==> inputs of v22 <==
## Top_FFT
module Top_FFT #(
    parameter   INTEGER_SIZE = 4,
                FRACT_SIZE = 14,
                NFFT = 64
) (
    input       wire                                             clk, rst,
    input       wire                                             start_FFT,
    input       wire    signed  [INTEGER_SIZE+FRACT_SIZE-1:0]    serial_in_r, serial_in_i,
    output      wire    signed  [INTEGER_SIZE+FRACT_SIZE-1:0]    serial_out_r, serial_out_i,
    output      wire                                             end_FFT, data_valid_FFT
);
localparam DATA_WIDTH = INTEGER_SIZE+FRACT_SIZE ;
wire    [$clog2(NFFT)-1:0]        start_stages;
wire    [DATA_WIDTH-1:0]        stage2_in_r, stage2_in_i;
wire    [DATA_WIDTH-1:0]        stage3_in_r, stage3_in_i;
wire    [DATA_WIDTH-1:0]        stage4_in_r, stage4_in_i;
wire    [DATA_WIDTH-1:0]        stage5_in_r, stage5_in_i;
wire    [DATA_WIDTH-1:0]        stage6_in_r, stage6_in_i;
wire    [DATA_WIDTH-1:0]        stage7_in_r, stage7_in_i;
FFT_1st_stage #(.INTEGER_SIZE(INTEGER_SIZE), .FRACT_SIZE(FRACT_SIZE), .STAGE_NO(1), .NFFT(NFFT)) ST1 (
    .clk(clk),
    .rst(rst),
    .start_conv(start_stages[0]),
    .serial_in_r(serial_in_r),
    .serial_in_i(serial_in_i),
    .serial_out_r(stage2_in_r),
    .serial_out_i(stage2_in_i)
);
FFT_2nd_stage #(.INTEGER_SIZE(INTEGER_SIZE), .FRACT_SIZE(FRACT_SIZE), .STAGE_NO(2), .NFFT(NFFT)) ST2 (
    .clk(clk),
    .rst(rst),
    .start_conv(start_stages[1]),
    .serial_in_r(stage2_in_r),
    .serial_in_i(stage2_in_i),
    .serial_out_r(stage3_in_r),
    .serial_out_i(stage3_in_i)
);
FFT_3rd_stage #(.INTEGER_SIZE(INTEGER_SIZE), .FRACT_SIZE(FRACT_SIZE), .STAGE_NO(3), .NFFT(NFFT)) ST3 (
    .clk(clk),
    .rst(rst),
    .start_conv(start_stages[2]),
    .serial_in_r(stage3_in_r),
    .serial_in_i(stage3_in_i),
    .serial_out_r(stage4_in_r),
    .serial_out_i(stage4_in_i)
);
FFT_4th_stage #(.INTEGER_SIZE(INTEGER_SIZE), .FRACT_SIZE(FRACT_SIZE), .STAGE_NO(4), .NFFT(NFFT)) ST4 (
    .clk(clk),
    .rst(rst),
    .start_conv(start_stages[3]),
    .serial_in_r(stage4_in_r),
    .serial_in_i(stage4_in_i),
    .serial_out_r(stage5_in_r),
    .serial_out_i(stage5_in_i)
);
FFT_5th_stage #(.INTEGER_SIZE(INTEGER_SIZE), .FRACT_SIZE(FRACT_SIZE), .STAGE_NO(5), .NFFT(NFFT)) ST5 (
    .clk(clk),
    .rst(rst),
    .start_conv(start_stages[4]),
  ...
make LEC_CHECK=0 CAP_MARGIN=20 CORE_MARGIN=2 CORE_UTILIZATION=70 CTS_CLUSTER_SIZE=35 PLACE_DENSITY=0.62 SLEW_MARGIN=20 finish   # period 8.09 ns
run.sh (not shown) runs the stock make flow with config.mk's settings and CLKGATE_MAP_FILE=.
==> v21: changes against v22 <==
Settings changed: CORE_UTILIZATION 70 to 72, CTS_CLUSTER_SIZE 35 to default, PLACE_DENSITY 0.62 to 0.6, TNS_END_PERCENT from default to 5.
==> flow/constraint.sdc (replaced) <==
create_clock -name core_clock -period 8.03 [get_ports {clk}]
set_input_delay 1.6060 -clock core_clock [delete_from_list [all_inputs] [get_ports {clk}]]
set_output_delay 1.6060 -clock core_clock [all_outputs]
set_load 0.01 [all_outputs]
==> qor summary <==
quantity                                                                       v22                       v21
Area fraction in and, or, nand and nor cells                                 8.36%                     8.36%
Count of instances resized after the clock tree is built                       156                       115
Chip Height                                                                 546 µm                    538 µm
Result of the run                                         finished with violations    stopped before the end
Last stage reached                                                               -  global routing (5_1_grt)
Layout check failures                                         negative setup slack                         -
Buffer depth of the longest clock path                                           4                         4
Post-Place Setup Slack                                                   -0.506 ns                 -0.723 ns
Post-DP Area                                                            215000 µm²                215000 µm²
Synth Area per Inst                                                       11.5 µm²                  11.5 µm²
Cell row count                                                                 199                       196
Synthesized cell area                                                   206000 µm²                206000 µm²
Dpl hpwl                                                                 365000 µm                 368000 µm
Clock buffers created by TritonCTS                                             329                       327
Placeable core area                                                     293000 µm²                285000 µm²
Fp_density                                                                   70.2%                     72.2%
YS chip area                                                            206000 µm²                206000 µm²
Post-Place Cells                                                             21956                     21865
Die area                                                                298000 µm²                290000 µm²
Die boundary width                                                          546 µm                    538 µm
GP Congestion                                                                0.945                     0.933
Postcts setup bufs                                                              34                        11
